Setup of run A:
Design alu, start of the top module:
module alu #(
	parameter DATA_WIDTH = 32,
	parameter INST_WIDTH = 4
)(
	input                   i_clk,
	input                   i_rst_n,
	input  [DATA_WIDTH-1:0] i_data_a,
	input  [DATA_WIDTH-1:0] i_data_b,
	input  [INST_WIDTH-1:0] i_inst,
	input                   i_valid,
	output [DATA_WIDTH-1:0] o_data,
	output                  o_overflow,
	output                  o_valid
);
	reg [DATA_WIDTH - 1:0] o_data_r, o_data_w;
	reg o_overflow_r, o_overflow_w;
	reg o_valid_r, o_valid_w;
	reg [2 * DATA_WIDTH - 1:0] o_mul_temp;
	integer i;
	assign o_data = o_data_r;
	assign o_overflow = o_overflow_r;
	assign o_valid = o_valid_r;
	always @(*) begin
		if (i_valid) begin
			case (i_inst)
				4'd0: begin
					o_data_w = i_data_a + i_data_b;
					if (i_data_a[DATA_WIDTH - 1] && i_data_b[DATA_WIDTH - 1] && ~o_data_w[DATA_WIDTH - 1]) begin
						o_overflow_w = 1;
					end
					else if (~i_data_a[DATA_WIDTH - 1] && ~i_data_b[DATA_WIDTH - 1] && o_data_w[DATA_WIDTH - 1]) begin
						o_overflow_w = 1;
					end
					else begin
						o_overflow_w = 0;
					end
					o_valid_w = 1;
				end
				4'd1: begin
					o_data_w = i_data_a - i_data_b;
					if (~i_data_a[DATA_WIDTH - 1] && i_data_b[DATA_WIDTH - 1] && o_data_w[DATA_WIDTH - 1]) begin
						o_overflow_w = 1;
					end
					else if (i_data_a[DATA_WIDTH - 1] && ~i_data_b[DATA_WIDTH - 1] && ~o_data_w[DATA_WIDTH - 1]) begin
						o_overflow_w = 1;
					end
					else begin
						o_overflow_w = 0;
					end
					o_valid_w = 1;
				end
				4'd2: begin
					o_data_w = i_data_a * i_data_b;
					if ((i_data_a[DATA_WIDTH - 1] == i_data_b[DATA_WIDTH - 1]) && o_data_w[DATA_WIDTH - 1]) begin
						o_overflow_w = 1;
					end
					else if ((i_data_a[DATA_WIDTH - 1] != i_data_b[DATA_WIDTH - 1]) && ~o_data_w[DATA_WIDTH - 1]) begin
						o_overflow_w = 1;
					end
					else begin
						o_overflow_w = 0;
					end
					o_valid_w = 1;
  ...
Size in the first run: roughly 6800 cells after synthesis, ~34 flip-flops, ~46000 µm² of cells after synthesis.
make LEC_CHECK=0 ABC_AREA=1 CAP_MARGIN=20 CELL_PAD_IN_SITES_DETAIL_PLACEMENT=2 CELL_PAD_IN_SITES_GLOBAL_PLACEMENT=2 CORE_ASPECT_RATIO=1.64 CORE_MARGIN=2 CORE_UTILIZATION=65 CTS_CLUSTER_DIAMETER=144 MAX_ROUTING_LAYER=met4 MIN_ROUTING_LAYER=met2 PLACE_DENSITY=0.55 SETUP_SLACK_MARGIN=0.56 SLEW_MARGIN=40 finish   # period 6.55 ns
run.sh (not shown) runs the stock make flow with config.mk's settings and CLKGATE_MAP_FILE=.
Run A did not finish: a tool error stopped it during global placement without I/O.
What run B does differently from run A at the input level:
- MIN_ROUTING_LAYER removed (was met2)
- CELL_PAD_IN_SITES_GLOBAL_PLACEMENT removed (was 2)
- CTS_CLUSTER_DIAMETER removed (was 144)
- CELL_PAD_IN_SITES_DETAIL_PLACEMENT removed (was 2)
- MAX_ROUTING_LAYER removed (was met4)
- ABC_AREA removed (was 1)
- CORE_ASPECT_RATIO removed (was 1.64)
- PLACE_DENSITY removed (was 0.55)
- SETUP_SLACK_MARGIN removed (was 0.56)
- CTS_CLUSTER_SIZE newly set to 97
- CORE_UTILIZATION changed from 65 to 61
- SLEW_MARGIN changed from 40 to 20
- the clock period (ns, I/O delays scaled along) changed from 6.55 to 11.8
- Against run A, run B comes in about 6% lower on total core area.
- Relative to run A, total cells reported by yosys after synthesis has gone down in run B.
- Post-synthesis net count: run B < run A
- Per the final summary, run B finished and its layout is clean on timing, DRC and antenna.
- From run A to run B the numbers moved as follows: mean instance size in the synthesized netlist went up by 19%; area figure in the yosys stat output went down by 5800 µm²; number of synthesized flops with an enable pin was more or less identical; post-synthesis cell area went down by about 13%; number of rows in the core area went down by 30.
- The run showing the greater share of synthesized cell area in and, or, nand and nor gates is run A.
diff inputs: run B => run C
- CORE_UTILIZATION now 65, was 61
- CTS_CLUSTER_SIZE no longer set, was 97
- the clock period (ns, I/O delays scaled along) now 9.73, was 11.8
Results
- The layout from run C, despite a flow that completed every stage, fails the layout checks, with the failing checks listed as negative setup slack.
- Cmp run C vs run B: routed wire length higher in run C
- Delta (run C minus run B): non-clock buffer count +450, final cell count without fillers +6.3%, worst slack on hold paths -0.41 ns.
[inputs] run D vs run C
- an added PLACE_DENSITY of 0.69
- a change of CORE_UTILIZATION from 65 to 71
- an added CTS_CLUSTER_SIZE of 24
--- outcome ---
- Run status, run D: aborted in global routing, error GRT-0116
- Run D vs run C — number of cells upsized or downsized after cts climbed by a few percent
- Of run D and run C, the run reporting the higher number of buffers inserted by post-CTS setup repair was run C.
- Going from run C to run D, the die area was shrunk.
- The height of the die number comes out higher for run C vs run D.
- In terms of standard cell area after detailed placement, run D and run C differ only marginally.
- Per the comparison of run D with run C, area after synthesis stayed essentially flat; synthesized net count stayed essentially flat.
Edits applied to the flow inputs when going from run D to run E:
- setting SETUP_SLACK_MARGIN to 1.32 for the first time
- removing CTS_CLUSTER_SIZE (formerly 24)
- removing PLACE_DENSITY (formerly 0.69)
- setting MAX_ROUTING_LAYER to met4 for the first time
- changing the clock period (ns, I/O delays scaled along) from 9.73 to 10.5
Findings:
- Status(run E) = ERROR, stage = global routing
- Diff run D -> run E: routability-driven placement congestion ratio decreased by 1.2% relative to the old numbers, instance count of the mapped netlist stayed essentially flat, number of distinct library cells after synthesis stayed essentially flat.
Changes in run F relative to run E:
- MAX_ROUTING_LAYER no longer set, was met4
- SETUP_SLACK_MARGIN no longer set, was 1.32
- CORE_UTILIZATION now 58, was 71
- the clock period (ns, I/O delays scaled along) now 6.47, was 10.5
Findings:
Run F: complete, dirty (negative setup slack). Comparing run E against run F, there is no change at all in synthesized net count. Relative to run E, the die footprint measured on run F has increased by more than 10%. Run F vs. run E: XOR/XNOR share of the synthesized area comparable; core utilization at floorplan now smaller; die width now larger; area inside the core boundary now larger.
